==> build 60 <==
==> flow/design.v <==
module b8Xb8_s16( 
  input clk,
  input rst_n, 
  input [7:0] in1_0  ,
  input [7:0] in1_1  ,
  input [7:0] in1_2  ,
  input [7:0] in1_3  ,
  input [7:0] in1_4  ,
  input [7:0] in1_5  ,
  input [7:0] in1_6  ,
  input [7:0] in1_7  ,
  input [7:0] in1_8  ,
  input [7:0] in1_9  ,
  input [7:0] in1_10 ,
  input [7:0] in1_11 ,
  input [7:0] in1_12 ,
  input [7:0] in1_13 ,
  input [7:0] in1_14 ,
  input [7:0] in1_15 ,
  input [7:0] in2_0  ,
  input [7:0] in2_1  ,
  input [7:0] in2_2  ,
  input [7:0] in2_3  ,
  input [7:0] in2_4  ,
  input [7:0] in2_5  ,
  input [7:0] in2_6  ,
  input [7:0] in2_7  ,
  input [7:0] in2_8  ,
  input [7:0] in2_9  ,
  input [7:0] in2_10 ,
  input [7:0] in2_11 ,
  input [7:0] in2_12 ,
  input [7:0] in2_13 ,
  input [7:0] in2_14 ,
  input [7:0] in2_15 ,
  output [11:0] out
  );
  reg [19:0] psum;
  reg [15:0] prod_0  ;
  reg [15:0] prod_1  ;
  reg [15:0] prod_2  ;
  reg [15:0] prod_3  ;
  reg [15:0] prod_4  ;
  reg [15:0] prod_5  ;
  reg [15:0] prod_6  ;
  reg [15:0] prod_7  ;
  reg [15:0] prod_8  ;
  reg [15:0] prod_9  ;
  reg [15:0] prod_10 ;
  reg [15:0] prod_11 ;
  reg [15:0] prod_12 ;
  reg [15:0] prod_13 ;
  reg [15:0] prod_14 ;
  reg [15:0] prod_15 ;
  always @(negedge rst_n or posedge clk) begin
    if (rst_n == 1'b0) begin
      prod_0  <= 16'b0;
      prod_1  <= 16'b0;
      prod_2  <= 16'b0;
      prod_3  <= 16'b0;
      prod_4  <= 16'b0;
      prod_5  <= 16'b0;
      prod_6  <= 16'b0;
      prod_7  <= 16'b0;
      prod_8  <= 16'b0;
      prod_9  <= 16'b0;
      prod_10 <= 16'b0;
      prod_11 <= 16'b0;
      prod_12 <= 16'b0;
      prod_13 <= 16'b0;
      prod_14 <= 16'b0;
      prod_15 <= 16'b0;
      psum <= 20'b0;
    end else begin
      prod_0  <= in1_0  * in2_0  ;
      prod_1  <= in1_1  * in2_1  ;
      prod_2  <= in1_2  * in2_2  ;
      prod_3  <= in1_3  * in2_3  ;
      prod_4  <= in1_4  * in2_4  ;
      prod_5  <= in1_5  * in2_5  ;
      prod_6  <= in1_6  * in2_6  ;
      prod_7  <= in1_7  * in2_7  ;
      prod_8  <= in1_8  * in2_8  ;
      prod_9  <= in1_9  * in2_9  ;
      prod_10 <= in1_10 * in2_10 ;
      prod_11 <= in1_11 * in2_11 ;
      prod_12 <= in1_12 * in2_12 ;
      prod_13 <= in1_13 * in2_13 ;
      prod_14 <= in1_14 * in2_14 ;
      prod_15 <= in1_15 * in2_15 ;
      psum <= prod_0  + prod_1  + prod_2  + prod_3
           + prod_4  + prod_5  + prod_6  + prod_7
           + prod_8  + prod_9  + prod_10 + prod_11
           + prod_12 + prod_13 + prod_14 + prod_15;
    end
  end
  assign out = psum[19:9];
endmodule
==> flow/run.sh <==
#!/bin/bash
# the make line also repeats each setting of config.mk as NAME=value (left out here)
make -C /OpenROAD-flow-scripts/flow DESIGN_CONFIG=/design/flow/config.mk WORK_HOME=/design/flow/orfs CLKGATE_MAP_FILE= finish
==> flow/config.mk <==
export PLATFORM = sky130hd
export DESIGN_NAME = b8Xb8_s16
export DESIGN_NICKNAME = b8Xb8_s16
export VERILOG_FILES = /design/flow/design.v
export SDC_FILE = /design/flow/constraint.sdc
export NUM_CORES = 4
export LEC_CHECK = 0
export CAP_MARGIN = 40
export CORE_MARGIN = 2
export CORE_UTILIZATION = 72
export MAX_ROUTING_LAYER = met4
export PLACE_DENSITY = 0.72
export SETUP_SLACK_MARGIN = -0.31
export SLEW_MARGIN = 20
export TNS_END_PERCENT = 45
==> flow/constraint.sdc <==
create_clock -name core_clock -period 4.84 [get_ports {clk}]
set_input_delay 0.9680 -clock core_clock [delete_from_list [all_inputs] [get_ports {clk}]]
set_output_delay 0.9680 -clock core_clock [all_outputs]
set_load 0.01 [all_outputs]
==> build 33: changes against build 60 <==
CAP_MARGIN = 20   (was 40)
MAX_ROUTING_LAYER = default   (was met4)
PLACE_DENSITY = 0.66   (was 0.72)
SETUP_SLACK_MARGIN = 0.67   (was -0.31)
TNS_END_PERCENT = default   (was 45)
==> flow/constraint.sdc (replaced) <==
create_clock -name core_clock -period 5.28 [get_ports {clk}]
set_input_delay 1.0560 -clock core_clock [delete_from_list [all_inputs] [get_ports {clk}]]
set_output_delay 1.0560 -clock core_clock [all_outputs]
set_load 0.01 [all_outputs]
==> comparison <==
Count of clock-buffer cells in the layout: build 33 is higher than build 60 (1). Non-clock buffer count: build 60 is higher than build 33 (235). In area after synthesis, build 60 and build 33 do not differ. In flip-flop count, build 60 and build 33 do not differ. Of build 33 and build 60, build 33 has the higher maximum frequency (gap 4.8%, measured against build 60). Build 33 reached the layout checks and failed them: negative setup slack. Build 60 reached the layout checks and failed them: negative setup slack.
